**flow/config.mk**
```make
export PLATFORM = sky130hd
export DESIGN_NAME = processing_fsm
export DESIGN_NICKNAME = processing_fsm
export VERILOG_FILES = /design/flow/design.v
export SDC_FILE = /design/flow/constraint.sdc
export NUM_CORES = 4
export LEC_CHECK = 0
export CAP_MARGIN = 20
export CORE_MARGIN = 2
export CORE_UTILIZATION = 52
export SLEW_MARGIN = 20
```
**flow/constraint.sdc**
```tcl
create_clock -name core_clock -period 3.24 [get_ports {clock}]
set_input_delay 0.6480 -clock core_clock [delete_from_list [all_inputs] [get_ports {clock}]]
set_output_delay 0.6480 -clock core_clock [all_outputs]
set_load 0.01 [all_outputs]
```
**flow/design.v**
```verilog
module processing_fsm(clock, reset, start_signal, size, done, 
                            buf_0_write_en, buf_1_write_en, error_buf_write_en,
                            buf_0_w_data, buf_1_w_data, error_mem_w_data,
                            buf_0_r_data, buf_1_r_data, error_mem_r_data,
                            buf_0_addr, buf_1_addr, error_mem_addr, buf_sel);
    input clock;
    input reset;
    input start_signal;
    input size;
    output reg done;
    output reg buf_0_write_en;
    output reg buf_1_write_en;
    output error_buf_write_en; 
    output reg [7:0] buf_0_w_data;
    output reg [7:0] buf_1_w_data;
    output [15:0] error_mem_w_data; 
    input  [7:0] buf_0_r_data;
    input  [7:0] buf_1_r_data;
    input  [15:0] error_mem_r_data; 
    output reg [15:0] buf_0_addr;
    output reg [15:0] buf_1_addr;
    output reg [15:0] error_mem_addr; 
    output reg buf_sel;
    assign error_buf_write_en = 1'b0;
    assign error_mem_w_data = 16'b0;
    parameter PIXEL_OFFSET = 1'b1, LINE_OFFSET = 9'd256, LINE_MAX = 8'd239, PIXELS_PER_LINE = 9'd256;
    parameter MAX_ADDRESS = 18'd61439;
    parameter
        WAIT              = 5'b00000,
        LOAD_MID_ERR      = 5'b00001,
        LOAD_BTM_ERR      = 5'b00010,
        CHECK_PACKET_ERR  = 5'b00011,
        NW_PIXEL          = 5'b00100,
        NORTH_PIXEL       = 5'b00101,
        NE_PIXEL          = 5'b00110,
        WEST_PIXEL        = 5'b00111,
        EAST_PIXEL        = 5'b01000,
        SW_PIXEL          = 5'b01001,
        SOUTH_PIXEL       = 5'b01010,
        SE_PIXEL          = 5'b01011,
        MEM_WAIT_1        = 5'b01100,
        MEM_WAIT_2        = 5'b01101,
        MEM_WAIT_3        = 5'b01110,
        SUM               = 5'b01111,
        WRITE_RESULT      = 5'b10000,
        DONE              = 5'b10001;
    reg [7:0] nw_pixel;
    reg [7:0] n_pixel;
    reg [7:0] ne_pixel;
    reg [7:0] w_pixel;
    reg [7:0] e_pixel;
    reg [7:0] sw_pixel;
    reg [7:0] s_pixel;
    reg [7:0] se_pixel;
    reg init;
    reg [15:0] pixel_address;
    reg [10:0] sum; 
    reg [15:0] err_buf_top;
    reg [15:0] err_buf_mid;
    reg [15:0] err_buf_btm;
    reg [1:0] channel_count;
    reg [5:0] pixel_count;
    reg [3:0] packet_count;
    reg [7:0] line_count;
    wire [5:0] pixel_max;
    wire [3:0] packet_max;
    reg at_top;
    reg at_bottom;
    reg at_left;
    reg at_right;
    reg error_line_offset_w;
    reg error_line_offset_e;
    reg [4:0] state;
    reg from_buf_ne;
    reg from_buf_n;
    reg from_buf_nw;
    reg from_buf_w;
    reg from_buf_e;
    reg from_buf_sw;
    reg from_buf_s;
    reg from_buf_se;
    wire [4:0] packet_w = {1'b0, packet_count} - error_line_offset_w;
    wire [4:0] packet_e = {1'b0, packet_count} + error_line_offset_e;
    wire top_err_w = packet_w[4] ? 1'b0 : err_buf_top[4'd15 - packet_w[3:0]];
    wire btm_err_w = packet_w[4] ? 1'b0 : err_buf_btm[4'd15 - packet_w[3:0]];
    wire btm_err_e = packet_e[4] ? 1'b0 : err_buf_btm[4'd15 - packet_e[3:0]];
    assign pixel_max =  (size == 2'b10) ? 63 :
                        (size == 2'b01) ? 31 :
                                          15 ;
    assign packet_max = (size == 2'b10) ? 3 :
                        (size == 2'b01) ? 7 :
                                         15 ;
    always @(posedge clock, negedge reset) begin
        if(!reset) begin
            at_top <= 0;
            at_bottom <= 0;
            at_left <= 0;
            at_right <= 0;
        end
        else begin
            case(state)
                CHECK_PACKET_ERR: begin
                    if (line_count == 0) begin
                        at_top <= 1'b1;
                        at_bottom <= 1'b0;
                    end
                    else if (line_count == 239) begin
                        at_top <= 1'b0;
                        at_bottom <= 1'b1;
                    end
                    else begin 
                        at_top <= 1'b0;
                        at_bottom <= 1'b0;
                    end
                    if (pixel_count == 0 && packet_count == 0) begin
                        at_left <= 1'b1; 
                        at_right <= 1'b0;
                    end 
                    else if (pixel_count == pixel_max && packet_count == packet_max) begin
                        at_left <= 1'b0; 
                        at_right <= 1'b1;
                    end
                    else begin
                        at_left <= 1'b0; 
                        at_right <= 1'b0;
                    end
                end
                default: begin
                    at_top <= at_top;
                    at_bottom <= at_bottom;
                    at_left <= at_left;
                    at_right <= at_right;
                end
            endcase
        end 
    end
    always @(posedge clock, negedge reset) begin
        if(!reset) begin
            error_line_offset_w <= 1'b0;
            error_line_offset_e <= 1'b0;
        end
        else begin
            case(state)
                CHECK_PACKET_ERR: begin
                    if (err_buf_mid[15-packet_count] == 1) begin
                        if (pixel_count == 0) begin
                            error_line_offset_w <= 1'b1;
                            error_line_offset_e <= 1'b0;
                        end
                        else if (pixel_count == pixel_max) begin
                            error_line_offset_e <= 1'b1;
                            error_line_offset_w <= 1'b0;
                        end
                        else begin
                            error_line_offset_w <= 1'b0;
                            error_line_offset_e <= 1'b0;
                        end
                    end
                    else begin
                        error_line_offset_w <= 1'b0;
                        error_line_offset_e <= 1'b0;
                    end
                end
                default: begin
                    error_line_offset_w <= error_line_offset_w;
                    error_line_offset_e <= error_line_offset_e;
                end
            endcase
        end
    end
    always @(posedge clock, negedge reset) begin
        if(!reset) begin
            pixel_address <= 0;
        end
        else begin
            case(state)
                WAIT: begin
                    pixel_address <= 0;
                end
                CHECK_PACKET_ERR: begin
                    pixel_address <= line_count * PIXELS_PER_LINE + 
                                     packet_count * (pixel_max + 1) + 
                                     pixel_count;
                end
                default: begin
                    pixel_address <= pixel_address;
                end
            endcase
        end 
    end
    always @(posedge clock, negedge reset) begin
        if(!reset) begin
            nw_pixel <= 0;
            n_pixel <= 0;
            ne_pixel <= 0;
            w_pixel <= 0;
            e_pixel <= 0;
            sw_pixel <= 0;
            s_pixel <= 0;
            se_pixel <= 0;
        end
        else begin
            case(state)
                WEST_PIXEL: begin
                    if (from_buf_nw) begin
                        nw_pixel <= buf_1_r_data;
                    end
                    else begin
                        nw_pixel <= buf_0_r_data;
                    end
                end
                EAST_PIXEL: begin
                    if (from_buf_n) begin
                        n_pixel <= buf_1_r_data;
                    end
                    else begin
                        n_pixel <= buf_0_r_data;
                    end
                end
                SW_PIXEL: begin
                    if (from_buf_ne) begin
                        ne_pixel <= buf_1_r_data;
                    end
                    else begin
                        ne_pixel <= buf_0_r_data;
                    end
                end
                SOUTH_PIXEL: begin
                    if (from_buf_w) begin
                        w_pixel <= buf_1_r_data;
                    end
                    else begin
                        w_pixel <= buf_0_r_data;
                    end
                end
                SE_PIXEL: begin
                    if (from_buf_e) begin
                        e_pixel <= buf_1_r_data;
                    end
                    else begin
                        e_pixel <= buf_0_r_data;
                    end
                end
                MEM_WAIT_1: begin
                    if (from_buf_sw) begin
                        sw_pixel <= buf_1_r_data;
                    end
                    else begin
                        sw_pixel <= buf_0_r_data;
                    end
                end
                MEM_WAIT_2: begin
                    if (from_buf_s) begin
                        s_pixel <= buf_1_r_data;
                    end
                    else begin
                        s_pixel <= buf_0_r_data;
                    end
                end
                MEM_WAIT_3: begin
                    if (from_buf_se) begin
                        se_pixel <= buf_1_r_data;
                    end
                    else begin
                        se_pixel <= buf_0_r_data;
                    end
                end
                default: begin
                    nw_pixel <= nw_pixel;
                    n_pixel <= n_pixel;
                    ne_pixel <= ne_pixel;
                    w_pixel <= w_pixel;
                    e_pixel <= e_pixel;
                    sw_pixel <= sw_pixel;
                    s_pixel <= s_pixel;
                    se_pixel <= se_pixel;
                end
            endcase
        end
    end
    always @(posedge clock, negedge reset) begin
        if(!reset) begin
            sum <= 0;
        end
        else begin
            case(state)
                SUM: begin
                    if (at_top && at_left) begin
                        sum <= (e_pixel + e_pixel + se_pixel + se_pixel + s_pixel + s_pixel + e_pixel + s_pixel) >> 3;
                    end
                    else if (at_top && at_right) begin
                        sum <= (w_pixel + w_pixel + sw_pixel + sw_pixel + s_pixel + s_pixel + w_pixel + s_pixel) >> 3;
                    end
                    else if (at_top) begin
                        sum <= (w_pixel + w_pixel + sw_pixel + s_pixel + s_pixel + se_pixel + e_pixel + e_pixel) >> 3;
                    end
                    else if (at_bottom && at_left) begin
                        sum <= (n_pixel + n_pixel + ne_pixel + ne_pixel + e_pixel + e_pixel + n_pixel + e_pixel) >> 3;
                    end
                    else if (at_bottom && at_right) begin
                        sum <= (w_pixel + w_pixel + nw_pixel + nw_pixel + n_pixel + n_pixel + w_pixel + n_pixel) >> 3;
                    end
                    else if (at_left) begin
                        sum <= (n_pixel + n_pixel + ne_pixel + e_pixel + e_pixel + se_pixel + s_pixel + s_pixel) >> 3;
                    end
                    else if (at_right) begin
                        sum <= (n_pixel + n_pixel + nw_pixel + w_pixel + w_pixel + sw_pixel + s_pixel + s_pixel) >> 3;
                    end
                    else if (at_bottom) begin
                        sum <= (w_pixel + nw_pixel + n_pixel + ne_pixel + e_pixel + w_pixel + n_pixel + e_pixel) >> 3; 
                    end
                    else begin
                        sum <= (nw_pixel + n_pixel + ne_pixel + w_pixel + e_pixel + sw_pixel + s_pixel + se_pixel) >> 3; 
                    end
                end
                default: begin
                    sum <= sum;
                end
            endcase
        end
    end
    always @(posedge clock, negedge reset) begin
        if(!reset) begin
            line_count <= 0;
            packet_count <= 0;
            pixel_count <= 0;
        end
        else begin
            case(state)
                WAIT: begin
                    pixel_count <= 0;
                    packet_count <= 0;
                    line_count <= 0;
                end
                CHECK_PACKET_ERR: begin
                    if(err_buf_mid[15-packet_count] == 1) begin
                        pixel_count <= pixel_count;
                        packet_count <= packet_count;
                        line_count <= line_count;
                    end
                    else begin
                        if (packet_count == packet_max) begin
                            if (line_count == LINE_MAX) begin
                                pixel_count <= 0;
                                packet_count <= 0;
                                line_count <= 0;
                            end
                            else begin
                                pixel_count <= 0;
                                packet_count <= 0;
                                line_count <= line_count + 1;
                            end
                        end
                        else begin
                            pixel_count <= 0;
                            packet_count <= packet_count + 1;
                            line_count <= line_count;
                        end
                    end
                end
                WRITE_RESULT: begin
                        if (pixel_count == pixel_max) begin
                            pixel_count <= 0;
                            if (packet_count == packet_max) begin
                                packet_count <= 0;
                                if(line_count == LINE_MAX) begin
                                    line_count <= 0;
                                end
                                else begin
                                    line_count <= line_count + 1;
                                end
                            end
                            else begin
                                packet_count <= packet_count + 1;
                                line_count <= line_count;
                            end
                        end
                        else begin
                            pixel_count <= pixel_count + 1;
                            packet_count <= packet_count;
                            line_count <= line_count;
                        end
                    end
                DONE: begin
                    line_count <= 0;
                    packet_count <= 0;
                    pixel_count <= 0;
                end
                default: begin
                    line_count <= line_count;
                    packet_count <= packet_count;
                    pixel_count <= pixel_count;
                end
            endcase
        end
    end
    always @(posedge clock, negedge reset)
    begin
        if(!reset) begin
            buf_0_w_data <= 0;
            buf_0_write_en <= 0;
            buf_1_w_data <= 0;
            buf_1_write_en <= 0;
        end
        else begin
            case(state)
                WRITE_RESULT: begin
                    if (buf_sel) begin
                        buf_1_w_data <= sum;
                        buf_1_write_en <= 1;
                    end
                    else begin
                        buf_0_w_data <= sum;
                        buf_0_write_en <= 1;
                    end
                end
                default: begin
                    buf_0_w_data <= buf_0_w_data;
                    buf_0_write_en <= 0;
                    buf_1_w_data <= buf_1_w_data;
                    buf_1_write_en <= 0;
                end
            endcase
        end
    end
    always @(posedge clock, negedge reset) begin
        if(!reset) begin
            buf_sel <= 0;
            done <= 0;
        end
        else begin
            case(state)
                DONE: begin
                    buf_sel <= ~buf_sel;
                    done <= 1;
                end
                default: begin
                    buf_sel <= buf_sel;
                    done <= 0;
                end
            endcase
        end
    end
    always @(posedge clock, negedge reset) begin
        if(!reset) begin
            buf_0_addr <= 16'b0;
            buf_1_addr <= 16'b0;
            from_buf_nw <= 1'b0;
            from_buf_n <= 1'b0;
            from_buf_ne <= 1'b0;
            from_buf_w <= 1'b0;
            from_buf_e <= 1'b0;
            from_buf_sw <= 1'b0;
            from_buf_s <= 1'b0;
            from_buf_se <= 1'b0;
        end
        else begin
            case(state)
                NW_PIXEL: begin
                    if (buf_sel == 0) begin
                        if (top_err_w) begin
                            buf_0_addr <= buf_0_addr;
                            buf_1_addr <= pixel_address - PIXEL_OFFSET - LINE_OFFSET;
                            from_buf_nw <= 1'b1;
                        end 
                        else begin
                            buf_0_addr <= pixel_address - PIXEL_OFFSET - LINE_OFFSET;
                            buf_1_addr <= buf_1_addr;
                            from_buf_nw <= 1'b0;
                        end
                    end
                    else begin
                        if (top_err_w) begin
                            buf_0_addr <= pixel_address - PIXEL_OFFSET - LINE_OFFSET;
                            buf_1_addr <= buf_1_addr;
                            from_buf_nw <= 1'b0;
                        end 
                        else begin
                            buf_1_addr <= pixel_address - PIXEL_OFFSET - LINE_OFFSET;
                            buf_0_addr <= buf_0_addr;
                            from_buf_nw <= 1'b1;
                        end
                    end
                end
                NORTH_PIXEL: begin
                    if (buf_sel == 0) begin
                        if (err_buf_top[15-packet_count]) begin
                            buf_1_addr <= pixel_address - LINE_OFFSET;
                            buf_0_addr <= buf_0_addr;
                            from_buf_n <= 1'b1;
                        end 
                        else begin
                            buf_0_addr <= pixel_address - LINE_OFFSET;
                            buf_1_addr <= buf_1_addr;
                            from_buf_n <= 1'b0;
                        end
                    end
                    else begin
                        if (err_buf_top[15-packet_count]) begin
                            buf_0_addr <= pixel_address - LINE_OFFSET;
                            buf_1_addr <= buf_1_addr;
                            from_buf_n <= 1'b0;
                        end 
                        else begin
                            buf_1_addr <= pixel_address - LINE_OFFSET;
                            buf_0_addr <= buf_0_addr;
                            from_buf_n <= 1'b1;
                        end
                    end
                end
                NE_PIXEL: begin
                    if (buf_sel == 0) begin
                        if (top_err_w) begin
                            buf_1_addr <= pixel_address + PIXEL_OFFSET - LINE_OFFSET;
                            buf_0_addr <= buf_0_addr;
                            from_buf_ne <= 1'b1;
                        end 
                        else begin
                            buf_0_addr <= pixel_address + PIXEL_OFFSET - LINE_OFFSET;
                            buf_1_addr <= buf_1_addr;
                            from_buf_ne <= 1'b0;
                        end
                    end
                    else begin
                        if (top_err_w) begin
                            buf_0_addr <= pixel_address + PIXEL_OFFSET - LINE_OFFSET;
                            buf_1_addr <= buf_1_addr;
                            from_buf_ne <= 1'b0;
                        end 
                        else begin
                            buf_1_addr <= pixel_address + PIXEL_OFFSET - LINE_OFFSET;
                            buf_0_addr <= buf_0_addr;
                            from_buf_ne <= 1'b1;
                        end
                    end
                end
                WEST_PIXEL: begin
                    if (buf_sel == 0) begin
                        buf_1_addr <= pixel_address - PIXEL_OFFSET;
                        buf_0_addr <= buf_0_addr;
                        from_buf_w <= 1'b1;
                    end
                    else begin
                        buf_0_addr <= pixel_address - PIXEL_OFFSET;
                        buf_1_addr <= buf_1_addr;
                        from_buf_w <= 1'b0;
                    end
                end
                EAST_PIXEL: begin
                    if (buf_sel == 0) begin
                        buf_1_addr <= pixel_address + PIXEL_OFFSET;
                        buf_0_addr <= buf_1_addr;
                        from_buf_e <= 1'b1;
                    end
                    else begin
                        buf_0_addr <= pixel_address + PIXEL_OFFSET;
                        buf_1_addr <= buf_1_addr;
                        from_buf_e <= 1'b0;
                    end
                end
                SW_PIXEL: begin
                    if (buf_sel == 0) begin
                        if (btm_err_w) begin
                            buf_1_addr <= pixel_address - PIXEL_OFFSET + LINE_OFFSET;
                            buf_0_addr <= buf_0_addr;
                            from_buf_sw <= 1'b1;
                        end 
                        else begin
                            buf_0_addr <= pixel_address - PIXEL_OFFSET + LINE_OFFSET;
                            buf_1_addr <= buf_1_addr;
                            from_buf_sw <= 1'b0;
                        end
                    end
                    else begin
                        if (btm_err_w) begin
                            buf_0_addr <= pixel_address - PIXEL_OFFSET + LINE_OFFSET;
                            buf_1_addr <= buf_1_addr;
                            from_buf_sw <= 1'b0;
                        end 
                        else begin
                            buf_1_addr <= pixel_address - PIXEL_OFFSET + LINE_OFFSET;
                            buf_0_addr <= buf_0_addr;
                            from_buf_sw <= 1'b1;
                        end
                    end
                end
                SOUTH_PIXEL: begin
                    if (buf_sel == 0) begin
                        if (err_buf_btm[15-packet_count]) begin
                            buf_1_addr <= pixel_address + LINE_OFFSET;
                            buf_0_addr <= buf_0_addr;
                            from_buf_s <= 1'b1;
                        end 
                        else begin
                            buf_0_addr <= pixel_address + LINE_OFFSET;
                            buf_1_addr <= buf_1_addr;
                            from_buf_s <= 1'b0;
                        end
                    end
                    else begin
                        if (err_buf_btm[15-packet_count]) begin
                            buf_0_addr <= pixel_address + LINE_OFFSET;
                            buf_1_addr <= buf_1_addr;
                            from_buf_s <= 1'b0;
                        end 
                        else begin
                            buf_1_addr <= pixel_address + LINE_OFFSET;
                            buf_0_addr <= buf_0_addr;
                            from_buf_s <= 1'b1;
                        end
                    end
                end
                SE_PIXEL: begin
                    if (buf_sel == 0) begin
                        if (btm_err_e) begin
                            buf_1_addr <= pixel_address + PIXEL_OFFSET + LINE_OFFSET;
                            buf_0_addr <= buf_0_addr;
                            from_buf_se <= 1'b1;
                        end 
                        else begin
                            buf_0_addr <= pixel_address + PIXEL_OFFSET + LINE_OFFSET;
                            buf_1_addr <= buf_1_addr;
                            from_buf_se <= 1'b0;
                        end
                    end
                    else begin
                        if (btm_err_e) begin
                            buf_0_addr <= pixel_address + PIXEL_OFFSET + LINE_OFFSET;
                            buf_1_addr <= buf_1_addr;
                            from_buf_se <= 1'b0;
                        end 
                        else begin
                            buf_1_addr <= pixel_address + PIXEL_OFFSET + LINE_OFFSET;
                            buf_0_addr <= buf_0_addr;
                            from_buf_se <= 1'b1;
                        end
                    end
                end
                default: begin
                    buf_0_addr <= buf_0_addr;
                    buf_1_addr <= buf_1_addr;
                    from_buf_nw <= from_buf_nw;
                    from_buf_n <= from_buf_n;
                    from_buf_ne <= from_buf_ne;
                    from_buf_w <= from_buf_w;
                    from_buf_e <= from_buf_e;
                    from_buf_sw <= from_buf_sw;
                    from_buf_s <= from_buf_s;
                    from_buf_se <= from_buf_se;
                end
            endcase
        end
    end
    always @(posedge clock, negedge reset)
    begin
        if(!reset) begin
            init <= 1'b1;
            err_buf_top <= 16'b0;
            err_buf_mid <= 16'b0;
            err_buf_btm <= 16'b0;
            error_mem_addr <= 16'b0;
        end
        else begin
            case(state)
                WAIT: begin
                    init <= 1'b1;
                    err_buf_top <= 16'b0;
                    err_buf_mid <= error_mem_r_data;
                    err_buf_btm <= 16'b0;
                    if (start_signal) begin
                        error_mem_addr <= 16'b1;
                    end
                    else begin
                        error_mem_addr <= 16'b0;
                    end
                end
                LOAD_MID_ERR: begin
                    init <= 1'b1;
                    err_buf_top <= err_buf_top;
                    err_buf_mid <= err_buf_mid;
                    err_buf_btm <= err_buf_btm;
                    error_mem_addr <= 16'b01;
                end
                LOAD_BTM_ERR: begin
                    init <= 1'b0;
                    if (init == 1'b1) begin
                        err_buf_top <= err_buf_top;
                        err_buf_mid <= err_buf_mid;
                        err_buf_btm <= err_buf_btm;
                        error_mem_addr <= error_mem_addr;
                    end
                    else begin
                        err_buf_top <= err_buf_mid;
                        err_buf_mid <= err_buf_btm;
                        err_buf_btm <= err_buf_btm;
                        error_mem_addr <= error_mem_addr;
                    end
                end
                CHECK_PACKET_ERR: begin
                    err_buf_top <= err_buf_top;
                    err_buf_mid <= err_buf_mid;
                    err_buf_btm <= error_mem_r_data;
                    error_mem_addr <= line_count + 1'b1;
                end
                default: begin
                    err_buf_top <= err_buf_top;
                    err_buf_mid <= err_buf_mid;
                    err_buf_btm <= err_buf_btm;
                    error_mem_addr <= error_mem_addr;
                end
            endcase
        end
    end
    always @ (posedge clock, negedge reset) begin
        if(!reset) begin
            state <= WAIT;
        end
        else begin
            case(state)
                WAIT: begin
                    if(start_signal) begin
                        state <= LOAD_MID_ERR;
                    end
                    else begin
                        state <= WAIT;
                    end
                end
                LOAD_MID_ERR: begin
                    state <= LOAD_BTM_ERR;
                end
                LOAD_BTM_ERR: begin
                    state <= CHECK_PACKET_ERR;
                end
                CHECK_PACKET_ERR: begin
                    if (err_buf_mid[15-packet_count] == 1'b1) begin
                        state <= NW_PIXEL;
                    end
                    else begin
                        if (packet_count == packet_max) begin
                            if (line_count == LINE_MAX) begin
                                state <= DONE;
                            end
                            else begin
                                state <= LOAD_BTM_ERR;
                            end
                        end
                        else begin
                            state <= CHECK_PACKET_ERR;
                        end
                    end
                end
                NW_PIXEL: begin
                    state <= NORTH_PIXEL;
                end
                NORTH_PIXEL: begin
                    state <= NE_PIXEL;
                end
                NE_PIXEL: begin
                    state <= WEST_PIXEL;
                end
                WEST_PIXEL: begin
                    state <= EAST_PIXEL;
                end 
                EAST_PIXEL: begin
                    state <= SW_PIXEL;
                end
                SW_PIXEL: begin
                    state <= SOUTH_PIXEL;
                end
                SOUTH_PIXEL: begin
                    state <= SE_PIXEL;
                end
                SE_PIXEL: begin
                    state <= MEM_WAIT_1;
                end
                MEM_WAIT_1: begin
                    state <= MEM_WAIT_2;
                end
                MEM_WAIT_2: begin
                    state <= MEM_WAIT_3;
                end
                MEM_WAIT_3: begin
                    state <= SUM;
                end
                SUM: begin
                    state <= WRITE_RESULT;
                end
                WRITE_RESULT: begin
                    if (pixel_count == pixel_max) begin
                        if (packet_count == packet_max) begin
                            if(line_count == LINE_MAX) begin
                                state <= DONE;
                            end
                            else begin
                                state <= LOAD_BTM_ERR;
                            end
                        end
                        else begin
                            state <= CHECK_PACKET_ERR;
                        end
                    end
                    else begin
                        state <= CHECK_PACKET_ERR;
                    end
                end
                DONE: begin
                    state <= WAIT;
                end 
            endcase
        end
    end
endmodule
```
**flow/run.sh**
```bash
#!/bin/bash
# the make line also repeats each setting of config.mk as NAME=value (left out here)
make -C /OpenROAD-flow-scripts/flow DESIGN_CONFIG=/design/flow/config.mk WORK_HOME=/design/flow/orfs CLKGATE_MAP_FILE= finish
```
==> impl_metrics.yaml, run 1 <==
# implementation run metrics
status:
  status: "failed layout checks"
  violatedChecks: "hold timing, setup timing"
drt:
  vias: 19000
  first_pass_iters: 5
  antenna_cells: 0
  finalWirelength_um: 68800
  post_drt_wl_per_cell_um: 20.4
  drc_errors: 0
  vias_per_cell: 5.62
  drt_iter0_drc: 1228
  ant_nets: 0
clock_network:
  clock_sinks: 248
  numCtsBuffers: 31
  cts_tree: "done"
  clk_path_buf_depth: 3
  clock_latency_ns: 0.61
  clock-root-buffer: "clkbuf_16"
  cts_max_level: 1
  cts.clk_slew.worst_paths_ns: 0.06
final_timing:
  slew_viol_final: 0
  period_needed_ns: 4.69
  worst_pin_slew_ns: 0.802
  setup_viol: 9
  maxSlewHeadroom: 0.464
  fin_crit_sh: 1.45
  finalHoldViolCount: 3
  timing.hold.ws_ns: -0.0147
  max_freq_ghz: 0.213
  finalWorstSetupSlack_ns: -1.45
  skew_ns: 0.0241
  tns_ns: -10.06
  rsz0062_at_grt: "yes"
place:
  port-buffer-count: 96
  place_hpwl_um: 53500
  finalWeightedCongestion: 0.928
setup_path:
  r2r_cells: 15
  startpoint: "w_pixel[3]"
  cp.required_ns: 3.74
  critical_path.endpoint: "sum[3]"
  critPathSlowestCell: "fa_1"
  path_delay_family: "adder cells"
  worstPathCellList: "inv_2 -> fa_1 -> inv_2 -> fa_1 -> fa_1 -> inv_2 -> fa_1 -> inv_2 -> fa_2 -> a21o_1 -> a21oi_4 -> xnor2_1 -> mux4_2 -> mux4_2 -> mux2_4"
  worstPathArrival_ns: 5.19
  critPathCaptureType: "flip-flop"
  r2r_start: "w_pixel[3]"
  crit_fanout: 2
  cp_num_cells: 15
  crit_buf_inv: 4
  start_kind: "flip-flop"
  slowest_delay_ns: 0.54
  reg2reg_to: "sum[3]"
  rrSetupSlack_ns: -1.45
  critical_path_class: "reg2reg"
yosys:
  most_common_cell: "inv_1"
  ys.flop_type: "dfrtp_1"
  seq_area_frac_synth: 0.270
  yosysWarnings: 1
  topCellsByArea: "dfrtp_1 (27%), fa_1 (18%), ha_1 (7.6%)"
  ys_sh_adder: 0.256
  netlist_instances: 2352
  syn_avg_cell_area_um2: 9.79
  ys_ff: 248
  synth_xor_xnor_area_share: 0.0487
  synthMuxAreaShare: 0.107
  yosysUniqueCellTypes: 86
  ys_async_sr_fraction: 1.00
  compound_area_frac: 0.133
  synthTopCellsByCount: "inv_1 (294), dfrtp_1 (246), fa_1 (207)"
  edf_count: 0
  ys_area_mm2: 0.0230
  synth_area_mm2: 0.0230
  synth.logic.top_family: "adder cells"
  yosysCellCount: 2352
  ys_sh_simple: 0.107
  largest_area_cell: "dfrtp_1"
  top_cell_area_share: 0.267
finish:
  syn2layout_area_growth_pct: 27.0
  fillers: 3659
  flop_area_mm2: 0.00624
  nets: 3143
  comb_area_mm2: 0.0159
floorplan:
  ios: 121
  die_h_um: 214
  die-area_mm2: 0.0460
  num_rows: 77
  core_area_mm2: 0.0439
  initial_core_util: 0.524
  die_w_um: 214
flow_run:
  drv_cap: 0
  warnings: 39
grt:
  grt_pass1_vias: 19800
  grt_overflow_total: 0
  antenna_found_initial: 0
  track_usage: 0.304
  grt_pass1_wl_um: 109000
  grt_max_degree: 67
worst_hold_path:
  hp-class: "in2async"
[final cells by class]
| cell class | instances | share of cell area |
|---|---|---|
| Multi-Input combinational cell | 1681 | 0.542 |
| Inverter | 296 | 0.0383 |
| Clock buffer | 44 | 0.0303 |
| Clock inverter | 14 | 0.00685 |
| Sequential cell | 248 | 0.214 |
| Timing Repair Buffer | 503 | 0.143 |
| Tap cell | 592 | 0.0253 |
[through the flow]
step                worst slack [ns]  cell area (um2)  hold WS, ns  instances   util
detailed placement             -1.53            27200        0.481       3295  0.620
floorplan                      -1.42            23300        0.352       2377      -
global placement               -1.52            27200        0.465       3295  0.620
global route                   -1.60            29200       0.0309       3378  0.665
finish                         -1.45            29200      -0.0147       3378  0.665
CTS                            -1.44            28900      0.00411       3369  0.657
[per-layer routing]
layer,part of all wire,GRT usage
met1,0.40,0.384
met2,0.51,0.531
met3,0.039,0.0271
met4,0.050,0.138
met5,0,0
[repair_timing]
action | CTS | global route
pin swaps | 48 | 48
hold buffers | 0 | 0
buffers inserted | 16 | 10
gates resized | 85 | 63
hold endpoints to repair | 0 | 0
cloned | 1 | 0
endpoints found under the setup margin | 40 | 36
==> run 2: changes to the inputs <==
- CELL_PAD_IN_SITES_DETAIL_PLACEMENT: not set -> 0
- CORE_MARGIN: 2 -> 3
- CORE_UTILIZATION: 52 -> 62
- GPL_ROUTABILITY_DRIVEN: not set -> 1
- GPL_TIMING_DRIVEN: not set -> 0
- MAX_ROUTING_LAYER: not set -> met4
- MIN_ROUTING_LAYER: not set -> met2
- PLACE_DENSITY_LB_ADDON: not set -> 0.19
- SETUP_SLACK_MARGIN: not set -> 0.09
- TNS_END_PERCENT: not set -> 10
- clock period: 3.24 -> 3.96 ns (I/O delays scaled with it)
==> run 2 against run 1 <==
The layout fails its checks (setup timing). Global-route usage grew 25 points. Highest routed layer unchanged. Non-clock buffer count decreased by 215. Die size shrank 14%. Critical path type unchanged. Critical path depth did not move. Worst hold slack better by 0.16 ns. Register-to-register slack improved by 0.34 ns.
==> impl_metrics.yaml, run 2 <==
# implementation run metrics
place:
  dpl-instance-area_mm2: 0.0246
  finalWeightedCongestion: 1.01
  port-buffer-count: 80
  place_hpwl_um: 51300
setup_path:
  critical_path_class: "reg2reg"
  critPathSlowestCell: "fa_1"
  startpoint: "e_pixel[2]"
  worstPathArrival_ns: 5.56
  worstPathCellList: "inv_2 -> fa_1 -> inv_2 -> fa_2 -> fa_1 -> inv_1 -> fa_1 -> nor2_1 -> fa_2 -> a21o_1 -> a21oi_4 -> xnor2_1 -> mux4_2 -> mux4_2 -> mux2_4"
  reg2reg_to: "sum[3]"
  start_kind: "flip-flop"
  critical_path.endpoint: "sum[3]"
  cp_num_cells: 15
  r2r_cells: 15
  rrSetupSlack_ns: -1.11
  r2r_start: "e_pixel[2]"
  crit_fanout: 3
  crit_buf_inv: 3
  cpMostUsedCell: "fa_1"
  slowest_delay_ns: 0.64
  critPathCaptureType: "flip-flop"
  path_delay_family: "adder cells"
  cp.required_ns: 4.44
grt:
  antenna_found_initial: 2
  grt_pass1_wl_um: 110000
  grt_pass1_vias: 28300
  track_usage: 0.553
  grt_max_degree: 101
  grt_overflow_total: 0
floorplan:
  die_h_um: 199
  ios: 121
  core_area_mm2: 0.0361
  die_w_um: 199
  die-area_mm2: 0.0395
  num_rows: 69
  initial_core_util: 0.638
final_timing:
  rsz0062_at_grt: "yes"
  finalWorstSetupSlack_ns: -1.11
  setup_viol: 13
  finalHoldViolCount: 0
  maxSlewHeadroom: 0.302
  skew_ns: 0.0146
  period_needed_ns: 5.07
  slew_viol_final: 0
  max_freq_ghz: 0.197
  worst_pin_slew_ns: 1.04
  fin_crit_sh: 1.28
clock_network:
  cts_max_level: 1
  clock_latency_ns: 0.60
  clock-root-buffer: "clkbuf_16"
  cts.clk_slew.worst_paths_ns: 0.07
  cts_tree: "done"
  clock_sinks: 248
  numCtsBuffers: 28
  clk_path_buf_depth: 3
  ctsHoldBuffers: 0
yosys:
  netlist_instances: 2352
  most_common_cell: "inv_1"
  synthMuxAreaShare: 0.107
  ys_sh_adder: 0.256
  synth_xor_xnor_area_share: 0.0487
  ys_sh_simple: 0.107
  yosysCellCount: 2352
  synthTopCellsByCount: "inv_1 (294), dfrtp_1 (246), fa_1 (207)"
  top_cell_area_share: 0.267
  syn_avg_cell_area_um2: 9.79
  synth_area_mm2: 0.0230
  topCellsByArea: "dfrtp_1 (27%), fa_1 (18%), ha_1 (7.6%)"
  seq_area_frac_synth: 0.270
  compound_area_frac: 0.133
  synth.logic.top_family: "adder cells"
  ys.flop_type: "dfrtp_1"
  yosysWarnings: 1
  largest_area_cell: "dfrtp_1"
  ys_async_sr_fraction: 1.00
  ys_area_mm2: 0.0230
  yosysUniqueCellTypes: 86
  ys_ff: 248
  edf_count: 0
drt:
  vias_per_cell: 8.53
  drc_errors: 0
  ant_nets: 0
  drt_iter0_drc: 6556
  first_pass_iters: 33
  finalWirelength_um: 71800
  vias: 25900
  post_drt_wl_per_cell_um: 23.7
flow_run:
  drv_cap: 0
  warnings: 41
finish:
  nets: 2925
  final_cell_area_mm2: 0.0265
  syn2layout_area_growth_pct: 15.2
worst_hold_path:
  hp-class: "in2async"
status:
  violatedChecks: "setup timing"
  status: "failed layout checks"
-- run 2: area by class of cell --
| type | count | area (um2) |
|---|---|---|
| buffer | 151 | 768 |
| inverter | 296 | 1110 |
| fill | 2628 | 9580 |
| sequential | 248 | 6270 |
| clock inverter | 9 | 138 |
| timing repair buffer | 137 | 1300 |
| multi-input combinational | 1681 | 15500 |
| clock buffer | 43 | 837 |
| tap | 461 | 577 |
| antenna | 6 | 15.0 |
-- run 2: per-layer routing --
metal	GRT usage	vias to the layer above	share of wire
li1	-	8295	-
met1	-	9136	0
met2	0.638	7122	0.47
met3	0.658	1315	0.37
met4	0.221	0	0.16
met5	-	-	0
-- run 2: timing repair --
action / 4_1_cts / 5_1_grt
endpoints found under the setup margin: 41 / 37
pin swaps: 19 / 14
cloned: 0 / 0
setup buffers: 49 / 6
gates resized: 94 / 42
-- run 2: per-stage QoR --
stage | std cells | hold slack [ns] | utilization | setup WS (ns) | setup TNS (ns)
after CTS | 3020 | 0.155 | 0.727 | -0.876 | -5.25
after global routing | 3032 | 0.206 | 0.735 | -1.16 | -7.85
after detailed placement | 2920 | 0.358 | 0.682 | -1.32 | -39.25
after global placement | 2918 | 0.358 | 0.680 | -9.31 | -2107.72
final | 3032 | 0.144 | 0.735 | -1.11 | -6.74
after floorplan | 2377 | 0.352 | - | -0.695 | -2.98
==> run 3: changes to the inputs <==
- CELL_PAD_IN_SITES_DETAIL_PLACEMENT: 0 -> not set
- CORE_MARGIN: 3 -> 2
- CORE_UTILIZATION: 62 -> 72
- GPL_ROUTABILITY_DRIVEN: 1 -> not set
- GPL_TIMING_DRIVEN: 0 -> not set
- MAX_ROUTING_LAYER: met4 -> not set
- MIN_ROUTING_LAYER: met2 -> not set
- PLACE_DENSITY: not set -> 0.79
- PLACE_DENSITY_LB_ADDON: 0.19 -> not set
- SETUP_SLACK_MARGIN: 0.09 -> -0.42
- SLEW_MARGIN: 20 -> 40
- TNS_END_PERCENT: 10 -> not set
- clock period: 3.96 -> 4.18 ns (I/O delays scaled with it)
==> run 3 against run 2 <==
The layout still fails its checks (setup timing). Register-to-register slack improved by 0.45 ns. Design area rose by 1.0%. Synthesized cell count did not move. Non-clock buffer count increased by 34. Core utilization is 11 points higher. Die size decreased by 15%. Sequential cell count stayed put. Highest routed layer unchanged.
==> impl_metrics.yaml, run 3 <==
# implementation run metrics
drt:
  drc_errors: 0
  first_pass_iters: 6
  post_drt_wl_per_cell_um: 23.3
  vias_per_cell: 6.55
  finalWirelength_um: 69800
  drt_iter0_drc: 1858
  vias: 19700
  ant_nets: 0
final_timing:
  fin_crit_sh: 1.16
  period_needed_ns: 4.84
  slew_viol_final: 0
  tns_ns: -4.01
  max_freq_ghz: 0.206
  setup_viol: 8
  maxSlewHeadroom: 0.391
  skew_ns: 0.0209
  rsz0062_at_grt: "yes"
  worst_pin_slew_ns: 0.913
  finalWorstSetupSlack_ns: -0.665
  finalHoldViolCount: 0
yosys:
  ys.flop_type: "dfrtp_1"
  edf_count: 0
  yosysUniqueCellTypes: 86
  ys_sh_simple: 0.107
  ys_area_mm2: 0.0230
  synth_xor_xnor_area_share: 0.0487
  ys_sh_adder: 0.256
  synth_area_mm2: 0.0230
  seq_area_frac_synth: 0.270
  ys_async_sr_fraction: 1.00
  top_cell_area_share: 0.267
  synthMuxAreaShare: 0.107
  topCellsByArea: "dfrtp_1 (27%), fa_1 (18%), ha_1 (7.6%)"
  most_common_cell: "inv_1"
  largest_area_cell: "dfrtp_1"
  netlist_instances: 2352
  syn_avg_cell_area_um2: 9.79
  compound_area_frac: 0.133
  yosysCellCount: 2352
  synth.logic.top_family: "adder cells"
  yosysWarnings: 1
  synthTopCellsByCount: "inv_1 (294), dfrtp_1 (246), fa_1 (207)"
  ys_ff: 248
place:
  dpl-instance-area_mm2: 0.0256
  finalWeightedCongestion: 1.03
  post-place-ws_ns: -0.622
  place_hpwl_um: 50900
  port-buffer-count: 96
clock_network:
  cts_tree: "done"
  clock_sinks: 248
  clock_latency_ns: 0.56
  cts_max_level: 1
  numCtsBuffers: 27
  clk_path_buf_depth: 3
  cts.clk_slew.worst_paths_ns: 0.07
  clock-root-buffer: "clkbuf_16"
floorplan:
  die-area_mm2: 0.0334
  die_h_um: 183
  num_rows: 65
  initial_core_util: 0.730
  ios: 121
  die_w_um: 183
  core_area_mm2: 0.0316
grt:
  track_usage: 0.421
  grt_pass1_wl_um: 109000
  antenna_found_initial: 1
  grt_max_degree: 95
  grt_pass1_vias: 20400
  grt_overflow_total: 0
setup_path:
  reg2reg_to: "sum[3]"
  startpoint: "nw_pixel[1]"
  worstPathCellList: "inv_1 -> fa_1 -> inv_1 -> fa_2 -> fa_1 -> inv_1 -> fa_1 -> nor2_1 -> fa_2 -> a21o_1 -> a21oi_2 -> xnor2_1 -> mux4_2 -> mux4_2 -> mux2_4"
  cp.required_ns: 4.62
  critPathCaptureType: "flip-flop"
  slowest_delay_ns: 0.52
  cp_num_cells: 15
  critPathSlowestCell: "fa_1"
  critical_path.endpoint: "sum[3]"
  worstPathArrival_ns: 5.29
  start_kind: "flip-flop"
  path_delay_family: "adder cells"
  r2r_cells: 15
  rrSetupSlack_ns: -0.66
  r2r_start: "nw_pixel[1]"
  critical_path_class: "reg2reg"
  crit_fanout: 2
  crit_buf_inv: 3
status:
  violatedChecks: "setup timing"
  status: "failed layout checks"
flow_run:
  warnings: 39
  drv_cap: 0
finish:
  final_cell_area_mm2: 0.0268
  nets: 2958
  final_core_util: 0.849
  syn2layout_area_growth_pct: 16.3
worst_hold_path:
  hp-class: "in2async"
==> run 3: final cells by class <==
cell class | instances | area (um2)
diodes | 1 | 2.50
clock buffers | 42 | 792
clock inverters | 8 | 71.3
fillers | 1785 | 4780
inverters | 296 | 1110
multi-input cells | 1681 | 15400
flip-flops and latches | 248 | 6230
well taps | 402 | 503
repair buffers | 322 | 2710
==> run 3: stage by stage <==
step / std cells / hold slack (ns)
final: 3000 / 0.186
after global routing: 2999 / 0.206
after CTS: 2994 / 0.200
after detailed placement: 2942 / 0.471
after global placement: 2941 / 0.465
after floorplan: 2377 / 0.352
==> run 3: layer usage <==
metal,GRT usage,share of wire,up-vias,routed length (um)
met2,0.687,0.47,1132,33000
met5,0,0,-,0
met3,0.0939,0.085,392,5950
met4,0.308,0.088,0,6120
li1,-,-,8445,-
met1,0.494,0.35,9688,24700
==> run 3: what timing repair did <==
| action | in CTS | in global routing |
|---|---|---|
| resized | 15 | 35 |
| setup endpoints to repair | 6 | 7 |
| setup buffers | 2 | 8 |
| pin swaps | 10 | 31 |
| hold buffers | 0 | 0 |
==> run 4: changes to the inputs <==
- CTS_CLUSTER_SIZE: not set -> 87
- HOLD_SLACK_MARGIN: not set -> -0.06
- PLACE_DENSITY: 0.79 -> not set
- PLACE_DENSITY_LB_ADDON: not set -> 0.12
- SETUP_SLACK_MARGIN: -0.42 -> 1.28
- SLEW_MARGIN: 40 -> 30
- clock period: 4.18 -> 4.34 ns (I/O delays scaled with it)
==> run 4 against run 3 <==
The layout still fails its checks (setup timing). Via count is 4.8% higher. Synthesized area stayed put. Critical path depth stayed put. Cell count is 1.9% higher. Count of clock-buffer cells in the layout stayed put. Highest routed layer is now met5. First-iteration DRC count is 22% higher.
==> impl_metrics.yaml, run 4 <==
# implementation run metrics
final_timing:
  worst_pin_slew_ns: 1.07
  slew_viol_final: 0
  finalHoldViolCount: 0
  maxSlewHeadroom: 0.287
  finalWorstSetupSlack_ns: -0.587
  rsz0062_at_grt: "yes"
  max_freq_ghz: 0.203
  fin_crit_sh: 1.14
  tns_ns: -3.36
  timing.hold.ws_ns: 0.219
  skew_ns: 0.0242
  setup_viol: 8
  period_needed_ns: 4.93
grt:
  grt_pass1_wl_um: 113000
  grt_max_degree: 73
  antenna_found_initial: 2
  track_usage: 0.439
  grt_pass1_vias: 21000
  grt_overflow_total: 0
setup_path:
  cp_num_cells: 15
  critPathSlowestCell: "fa_1"
  worstPathCellList: "inv_1 -> fa_1 -> inv_1 -> fa_2 -> fa_1 -> inv_1 -> fa_1 -> nor2_2 -> fa_2 -> a21o_1 -> a21oi_2 -> xnor2_1 -> mux4_2 -> mux4_2 -> mux2_4"
  start_kind: "flip-flop"
  reg2reg_to: "sum[3]"
  path_delay_family: "adder cells"
  critical_path_class: "reg2reg"
  crit_buf_inv: 3
  crit_fanout: 2
  worstPathArrival_ns: 5.41
  slowest_delay_ns: 0.52
  cp.required_ns: 4.83
  rrSetupSlack_ns: -0.59
  critPathCaptureType: "flip-flop"
  critical_path.endpoint: "sum[3]"
  r2r_start: "sw_pixel[2]"
  startpoint: "sw_pixel[2]"
  r2r_cells: 15
clock_network:
  clock_latency_ns: 0.60
  clock_sinks: 248
  numCtsBuffers: 29
  cts_max_level: 1
  cts_tree: "done"
  clk_path_buf_depth: 3
  cts.clk_slew.worst_paths_ns: 0.07
  clock-root-buffer: "clkbuf_16"
place:
  place_hpwl_um: 50600
  finalWeightedCongestion: 0.961
  post-place-ws_ns: -0.418
  dpl-instance-area_mm2: 0.0255
  port-buffer-count: 96
floorplan:
  initial_core_util: 0.730
  die_w_um: 183
  die-area_mm2: 0.0334
  die_h_um: 183
  core_area_mm2: 0.0316
  ios: 121
  num_rows: 65
drt:
  finalWirelength_um: 77100
  antenna_cells: 0
  post_drt_wl_per_cell_um: 25.2
  drt_iter0_drc: 2269
  drc_errors: 0
  vias_per_cell: 6.74
  vias: 20600
  first_pass_iters: 8
  ant_nets: 0
finish:
  final_cell_area_mm2: 0.0282
  final_core_util: 0.894
  nets: 3014
  fillers: 1446
  syn2layout_area_growth_pct: 22.5
status:
  violatedChecks: "setup timing"
  status: "failed layout checks"
yosys:
  syn_avg_cell_area_um2: 9.79
  netlist_instances: 2352
  synthMuxAreaShare: 0.107
  yosysWarnings: 1
  top_cell_area_share: 0.267
  yosysCellCount: 2352
  most_common_cell: "inv_1"
  synth.logic.top_family: "adder cells"
  yosysUniqueCellTypes: 86
  ys_area_mm2: 0.0230
  compound_area_frac: 0.133
  topCellsByArea: "dfrtp_1 (27%), fa_1 (18%), ha_1 (7.6%)"
  synth_area_mm2: 0.0230
  synth_xor_xnor_area_share: 0.0487
  seq_area_frac_synth: 0.270
  ys.flop_type: "dfrtp_1"
  ys_sh_adder: 0.256
  synthTopCellsByCount: "inv_1 (294), dfrtp_1 (246), fa_1 (207)"
  largest_area_cell: "dfrtp_1"
  edf_count: 0
  ys_async_sr_fraction: 1.00
  ys_ff: 248
  ys_sh_simple: 0.107
worst_hold_path:
  hp-class: "in2async"
flow_run:
  warnings: 39
  drv_cap: 0
==> run 4: cell type report <==
class                           count  area [um2]  area share
Multi-Input combinational cell   1683       16100       0.571
Sequential cell                   248        6250       0.222
Timing Repair Buffer              374        3250       0.115
Inverter                          296        1120      0.0397
Clock buffer                       42         825      0.0292
Tap cell                          402         503      0.0178
Clock inverter                     12         163     0.00577
==> run 4: metal layers <==
| layer | vias to the layer above | part of all wire | track usage |
|---|---|---|---|
| met5 | - | 0.00035 | 0 |
| met4 | 4 | 0.089 | 0.320 |
| met3 | 464 | 0.096 | 0.0723 |
| met2 | 1465 | 0.48 | 0.722 |
| met1 | 10100 | 0.34 | 0.529 |
| li1 | 8558 | - | - |
==> run 4: repair_timing <==
action,CTS,global route
setup endpoints to repair,63,55
pin swaps,33,51
gates resized,105,100
setup buffers,54,44
hold buffers,0,0
cloned,3,0
==> run 4: per-stage QoR <==
| step | std cells |
|---|---|
| after floorplan | 2377 |
| after global placement | 2901 |
| after detailed placement | 2902 |
| after CTS | 3013 |
| after global routing | 3057 |
| final | 3057 |
==> run 5: changes to the inputs <==
- CORE_UTILIZATION: 72 -> 27
- CTS_CLUSTER_SIZE: 87 -> not set
- HOLD_SLACK_MARGIN: -0.06 -> not set
- PLACE_DENSITY_LB_ADDON: 0.12 -> not set
- SETUP_SLACK_MARGIN: 1.28 -> not set
- SLEW_MARGIN: 30 -> 20
- clock period: 4.34 -> 8.6 ns (I/O delays scaled with it)
==> run 5 against run 4 <==
The run now finishes clean. Via count shrank 17%. Cell count grew 16%. Sequential share of layout area is 1.6 points higher. Register-to-register slack improved by 3.7 ns. Fmax decreased by 9.5%. Core utilization fell by 59 points. Routed wire length fell by 15%. Critical path depth unchanged. Clock skew is 0.0025 ns higher. Worst hold slack improved by 0.26 ns. Highest routed layer is now met4.
==> impl_metrics.yaml, run 5 <==
# implementation run metrics
final_timing:
  maxSlewHeadroom: 0.371
  skew_ns: 0.0267
  rsz0062_at_grt: "no"
  finalWorstSetupSlack_ns: 3.16
  timing.hold.ws_ns: 0.482
  worst_pin_slew_ns: 0.943
  slew_viol_final: 0
  finalHoldViolCount: 0
  fin_crit_sh: 0.633
  max_freq_ghz: 0.184
  period_needed_ns: 5.44
  setup_viol: 0
  tns_ns: 0
yosys:
  ys_sh_adder: 0.256
  syn_avg_cell_area_um2: 9.79
  yosysUniqueCellTypes: 86
  ys_ff: 248
  edf_count: 0
  synth_xor_xnor_area_share: 0.0487
  ys_async_sr_fraction: 1.00
  synth.logic.top_family: "adder cells"
  top_cell_area_share: 0.267
  netlist_instances: 2352
  topCellsByArea: "dfrtp_1 (27%), fa_1 (18%), ha_1 (7.6%)"
  ys_sh_simple: 0.107
  synth_area_mm2: 0.0230
  synthTopCellsByCount: "inv_1 (294), dfrtp_1 (246), fa_1 (207)"
  yosysWarnings: 1
  synthMuxAreaShare: 0.107
  ys.flop_type: "dfrtp_1"
  largest_area_cell: "dfrtp_1"
  ys_area_mm2: 0.0230
  yosysCellCount: 2352
  compound_area_frac: 0.133
  seq_area_frac_synth: 0.270
  most_common_cell: "inv_1"
drt:
  first_pass_iters: 5
  vias_per_cell: 4.83
  wl_met2_um: 32400
  finalWirelength_um: 65100
  vias: 17100
  post_drt_wl_per_cell_um: 18.4
  wl_met1_um: 28900
  drc_errors: 0
  antenna_cells: 0
  ant_nets: 0
  top_layer: "met4"
  wl_met3_um: 2840
  drt_iter0_drc: 1260
worst_hold_path:
  hp-start: "buf_1_write_en"
  min_to: "buf_1_write_en"
  holdPathStages: 1
  hp-class: "reg2reg"
clock_network:
  clock-root-buffer: "clkbuf_16"
  cts_tree: "done"
  clk_path_buf_depth: 3
  numCtsBuffers: 34
  ctsResizeCount: 0
  cts_setup_buffers: 0
  cts_max_level: 2
  clock_latency_ns: 0.56
  cts.clk_slew.worst_paths_ns: 0.06
  clock_sinks: 248
  ctsHoldBuffers: 0
grt:
  grt_pass1_vias: 17000
  grt_max_degree: 118
  grt_pass1_wl_um: 102000
  antenna_found_initial: 1
  grt_overflow_total: 0
  track_usage: 0.150
flow_run:
  drv_cap: 0
  warnings: 38
status:
  status: "timing/DRC/antenna clean"
setup_path:
  cp.required_ns: 9.04
  worstPathCellList: "inv_1 -> fa_1 -> inv_1 -> fa_1 -> fa_1 -> inv_1 -> fa_1 -> nor2_1 -> fa_1 -> a21o_1 -> a21oi_1 -> xnor2_1 -> mux4_2 -> mux4_2 -> mux2_2"
  crit_buf_inv: 3
  r2r_start: "e_pixel[2]"
  worstPathArrival_ns: 5.88
  slowest_delay_ns: 0.63
  path_delay_family: "adder cells"
  cp_num_cells: 15
  reg2reg_to: "sum[3]"
  cpMostUsedCell: "fa_1"
  rrSetupSlack_ns: 3.16
  startpoint: "e_pixel[2]"
  critPathSlowestCell: "dfrtp_1"
  start_kind: "flip-flop"
  critPathCaptureType: "flip-flop"
  r2r_cells: 15
  critical_path.endpoint: "sum[3]"
  crit_fanout: 7
  critical_path_class: "reg2reg"
finish:
  nets: 2759
  final_core_util: 0.308
  syn2layout_area_growth_pct: 13.5
  fillers: 8908
place:
  post-place-ws_ns: 3.20
  port-buffer-count: 96
  finalWeightedCongestion: 0.891
  place_hpwl_um: 50800
floorplan:
  num_rows: 107
  die_h_um: 296
  core_area_mm2: 0.0849
  ios: 121
  die-area_mm2: 0.0876
  die_w_um: 296
  initial_core_util: 0.271
## run 5: final cells by class
cell class | count | area [um2] | area share
Clock inverter | 9 | 119 | 0.00455
Timing Repair Buffer | 116 | 1120 | 0.0427
Multi-Input combinational cell | 1681 | 15100 | 0.578
Clock buffer | 51 | 1050 | 0.0400
Sequential cell | 248 | 6210 | 0.238
Inverter | 296 | 1110 | 0.0425
Tap cell | 1144 | 1430 | 0.0548
## run 5: stage by stage
step,cells,cell area (um2)
after global routing,3545,26100
after CTS,3545,26100
after detailed placement,3485,25000
after floorplan,2377,23100
final,3545,26100
after global placement,3485,25000
## run 5: per-layer routing
layer | up-vias | track usage
li1 | 8071 | -
met5 | - | 0
met4 | 0 | 0.0286
met2 | 357 | 0.256
met3 | 64 | 0.0210
met1 | 8633 | 0.204
==> run 6: changes to the inputs <==
- CAP_MARGIN: 20 -> 30
- CORE_UTILIZATION: 27 -> 72
- CTS_CLUSTER_DIAMETER: not set -> 267
- clock period: 8.6 -> 5.98 ns (I/O delays scaled with it)
==> run 6 against run 5 <==
Still clean on timing, DRC and antenna. Sequential share of layout area grew 1.0 points. Design area is 4.2% lower. Cell count down 21%. Synthesized cell count stayed put. Critical endpoint unchanged. Highest routed layer unchanged.
==> impl_metrics.yaml, run 6 <==
# implementation run metrics
worst_hold_path:
  min_to: "buf_1_write_en"
  hp-class: "reg2reg"
  holdPathStages: 1
  hp-start: "buf_1_write_en"
yosys:
  top_cell_area_share: 0.267
  synthTopCellsByCount: "inv_1 (294), dfrtp_1 (246), fa_1 (207)"
  ys.flop_type: "dfrtp_1"
  synth_xor_xnor_area_share: 0.0487
  yosysWarnings: 1
  ys_sh_adder: 0.256
  synthMuxAreaShare: 0.107
  largest_area_cell: "dfrtp_1"
  synth_area_mm2: 0.0230
  ys_area_mm2: 0.0230
  netlist_instances: 2352
  topCellsByArea: "dfrtp_1 (27%), fa_1 (18%), ha_1 (7.6%)"
  edf_count: 0
  ys_ff: 248
  ys_sh_simple: 0.107
  compound_area_frac: 0.133
  ys_async_sr_fraction: 1.00
  seq_area_frac_synth: 0.270
  yosysUniqueCellTypes: 86
  syn_avg_cell_area_um2: 9.79
  most_common_cell: "inv_1"
  synth.logic.top_family: "adder cells"
  yosysCellCount: 2352
grt:
  antenna_found_initial: 0
  track_usage: 0.393
  grt_max_degree: 133
  grt_pass1_wl_um: 102000
  grt_pass1_vias: 18700
  grt_overflow_total: 0
setup_path:
  critical_path_class: "reg2reg"
  start_kind: "flip-flop"
  critPathSlowestCell: "dfrtp_1"
  r2r_cells: 15
  rrSetupSlack_ns: 0.57
  path_delay_family: "adder cells"
  cp.required_ns: 6.42
  crit_buf_inv: 4
  critPathCaptureType: "flip-flop"
  cpMostUsedCell: "fa_1"
  crit_fanout: 8
  reg2reg_to: "sum[3]"
  startpoint: "w_pixel[3]"
  cp_num_cells: 15
  critical_path.endpoint: "sum[3]"
  worstPathArrival_ns: 5.86
  r2r_start: "w_pixel[3]"
  slowest_delay_ns: 0.62
  worstPathCellList: "inv_1 -> fa_1 -> inv_1 -> fa_1 -> fa_1 -> inv_1 -> fa_1 -> inv_1 -> fa_1 -> a21o_1 -> a21oi_1 -> xnor2_1 -> mux4_2 -> mux4_2 -> mux2_2"
place:
  placedCellCount: 2745
  place_hpwl_um: 49400
  finalWeightedCongestion: 0.978
  post-place-ws_ns: 0.570
  port-buffer-count: 96
clock_network:
  clk_path_buf_depth: 3
  clock_latency_ns: 0.57
  ctsHoldBuffers: 0
  clock_sinks: 248
  numCtsBuffers: 28
  ctsResizeCount: 0
  cts_tree: "done"
  cts.clk_slew.worst_paths_ns: 0.07
  clock-root-buffer: "clkbuf_16"
  cts_max_level: 1
  cts_setup_buffers: 0
floorplan:
  core_area_mm2: 0.0316
  initial_core_util: 0.730
  num_rows: 65
  die-area_mm2: 0.0334
  die_w_um: 183
  ios: 121
  die_h_um: 183
final_timing:
  setup_viol: 0
  skew_ns: 0.0208
  rsz0062_at_grt: "no"
  tns_ns: 0
  fin_crit_sh: 0.905
  max_freq_ghz: 0.185
  worst_pin_slew_ns: 0.991
  finalHoldViolCount: 0
  period_needed_ns: 5.41
  slew_viol_final: 0
  maxSlewHeadroom: 0.339
  finalWorstSetupSlack_ns: 0.567
drt:
  ant_nets: 0
  drt_iter0_drc: 1721
  drc_errors: 0
  antenna_cells: 0
  vias_per_cell: 6.56
  vias: 18400
  finalWirelength_um: 64300
  post_drt_wl_per_cell_um: 23.0
  first_pass_iters: 5
finish:
  syn2layout_area_growth_pct: 8.75
  final_core_util: 0.793
  nets: 2759
  stdcell_count: 2800
flow_run:
  warnings: 42
  drv_cap: 0
status:
  status: "timing/DRC/antenna clean"
-- run 6: final cells by class --
cell class	instances	area (um2)
well taps	402	503
clock buffers	35	777
fillers	2055	6520
clock inverters	16	159
inverters	296	1110
flip-flops and latches	248	6210
repair buffers	122	1180
multi-input cells	1681	15100
-- run 6: layer usage --
| metal | share of wire | vias up | global-route usage | wire, um |
|---|---|---|---|---|
| met5 | 0 | - | 0 | 0 |
| li1 | - | 8035 | - | - |
| met2 | 0.49 | 910 | 0.650 | 31300 |
| met1 | 0.37 | 9164 | 0.500 | 24100 |
| met3 | 0.071 | 255 | 0.0524 | 4540 |
| met4 | 0.069 | 0 | 0.231 | 4420 |
-- run 6: per-stage QoR --
stage / hold WS [ns] / instance area, um2
floorplan: 0.352 / 23100
global placement: 0.464 / 24000
detailed placement: 0.479 / 24100
CTS: 0.494 / 25000
global route: 0.513 / 25000
finish: 0.493 / 25000
==> run 7: changes to the inputs <==
- CAP_MARGIN: 30 -> 20
- CORE_UTILIZATION: 72 -> 71
- CTS_CLUSTER_DIAMETER: 267 -> not set
- GPL_TIMING_DRIVEN: not set -> 1
- MAX_ROUTING_LAYER: not set -> met5
- MIN_ROUTING_LAYER: not set -> met1
- PLACE_DENSITY_LB_ADDON: not set -> 0.19
- SETUP_SLACK_MARGIN: not set -> 0.77
- TNS_END_PERCENT: not set -> 70
- clock period: 5.98 -> 5.54 ns (I/O delays scaled with it)
==> run 7 against run 6 <==
Still clean on timing, DRC and antenna. Design area increased by 2.4%. Cell count increased by 1.6%. Non-clock buffer count increased by 47. Critical path depth unchanged. Die size increased by 1.4%. Fmax increased by 12%. Sequential cell count unchanged. Count of clock-buffer cells in the layout decreased by 1. Synthesized area unchanged. Core utilization increased by 1.5 points. Largest cell class unchanged.
==> impl_metrics.yaml, run 7 <==
# implementation run metrics
status:
  status: "timing/DRC/antenna clean"
clock_network:
  clock_sinks: 248
  clk_path_buf_depth: 3
  clock-root-buffer: "clkbuf_16"
  cts_max_level: 1
  ctsHoldBuffers: 0
  clock_latency_ns: 0.58
  cts_tree: "done"
  cts.clk_slew.worst_paths_ns: 0.07
  numCtsBuffers: 27
worst_hold_path:
  hp-start: "buf_0_addr[10]"
  holdPathStages: 1
  min_to: "buf_0_addr[10]"
  hp-class: "reg2reg"
grt:
  antenna_found_initial: 1
  grt_max_degree: 113
  track_usage: 0.411
  grt_pass1_wl_um: 107000
  grt_pass1_vias: 19300
  grt_overflow_total: 0
yosys:
  ys_area_mm2: 0.0230
  seq_area_frac_synth: 0.270
  netlist_instances: 2352
  largest_area_cell: "dfrtp_1"
  synthTopCellsByCount: "inv_1 (294), dfrtp_1 (246), fa_1 (207)"
  synth_area_mm2: 0.0230
  yosysCellCount: 2352
  yosysUniqueCellTypes: 86
  synth.logic.top_family: "adder cells"
  ys_async_sr_fraction: 1.00
  edf_count: 0
  synth_xor_xnor_area_share: 0.0487
  yosysWarnings: 1
  top_cell_area_share: 0.267
  ys.flop_type: "dfrtp_1"
  syn_avg_cell_area_um2: 9.79
  topCellsByArea: "dfrtp_1 (27%), fa_1 (18%), ha_1 (7.6%)"
  compound_area_frac: 0.133
  most_common_cell: "inv_1"
  ys_sh_adder: 0.256
  synthMuxAreaShare: 0.107
  ys_sh_simple: 0.107
  ys_ff: 248
place:
  post-place-ws_ns: 0.345
  port-buffer-count: 96
  finalWeightedCongestion: 1.01
  place_hpwl_um: 49700
final_timing:
  worst_pin_slew_ns: 1.04
  skew_ns: 0.0237
  max_freq_ghz: 0.207
  period_needed_ns: 4.84
  tns_ns: 0
  finalHoldViolCount: 0
  slew_viol_final: 0
  finalWorstSetupSlack_ns: 0.704
  timing.hold.ws_ns: 0.502
  maxSlewHeadroom: 0.303
  setup_viol: 0
  fin_crit_sh: 0.873
  rsz0062_at_grt: "yes"
setup_path:
  critPathCaptureType: "flip-flop"
  critPathSlowestCell: "fa_1"
  crit_fanout: 4
  r2r_start: "ne_pixel[1]"
  critical_path.endpoint: "sum[3]"
  reg2reg_to: "sum[3]"
  slowest_delay_ns: 0.54
  cp_num_cells: 15
  cpMostUsedCell: "fa_1"
  startpoint: "ne_pixel[1]"
  cp.required_ns: 6.01
  crit_buf_inv: 2
  start_kind: "flip-flop"
  critical_path_class: "reg2reg"
  worstPathArrival_ns: 5.31
  r2r_cells: 15
  worstPathCellList: "inv_2 -> fa_1 -> fa_1 -> fa_1 -> inv_1 -> ha_1 -> a21oi_2 -> nor2_2 -> fa_2 -> a21o_1 -> a21oi_2 -> xnor2_1 -> mux4_2 -> mux4_2 -> mux2_4"
  rrSetupSlack_ns: 0.70
  path_delay_family: "adder cells"
finish:
  comb_area_mm2: 0.0152
  fillers: 1930
  nets: 2805
  flop_area_mm2: 0.00626
  final_core_util: 0.808
  syn2layout_area_growth_pct: 11.3
drt:
  vias_per_cell: 6.69
  ant_nets: 0
  post_drt_wl_per_cell_um: 24.3
  drc_errors: 0
  antenna_cells: 0
  vias: 19000
  first_pass_iters: 6
  drt_iter0_drc: 1915
  finalWirelength_um: 69100
floorplan:
  num_rows: 65
  core_area_mm2: 0.0317
  die_h_um: 184
  die-area_mm2: 0.0339
  initial_core_util: 0.726
  die_w_um: 184
  ios: 121
flow_run:
  warnings: 40
  drv_cap: 0
-- run 7: metal layers --
layer  up-vias  global-route usage  part of all wire
met1      9417               0.515              0.36
met5         -                   0           0.00013
li1       8128                   -                 -
met4         2               0.236             0.071
met2      1172               0.683              0.49
met3       323              0.0622             0.086
-- run 7: repair_timing --
| item | CTS | global route |
|---|---|---|
| pin swaps | 14 | 10 |
| hold endpoints to repair | 0 | 0 |
| setup buffers | 26 | 21 |
| gates resized | 33 | 30 |
| setup endpoints to repair | 7 | 17 |
-- run 7: final cells by class --
| type | instances | area share |
|---|---|---|
| clock inverter | 16 | 0.0104 |
| multi-input combinational | 1681 | 0.594 |
| clock buffer | 34 | 0.0286 |
| timing repair buffer | 169 | 0.0595 |
| inverter | 296 | 0.0434 |
| tap | 402 | 0.0196 |
| sequential | 248 | 0.244 |
-- run 7: through the flow --
step	cell area, um2	std cells
after floorplan	23100	2377
final	25600	2846
after detailed placement	24100	2749
after global routing	25600	2846
after CTS	25400	2825
after global placement	24100	2749
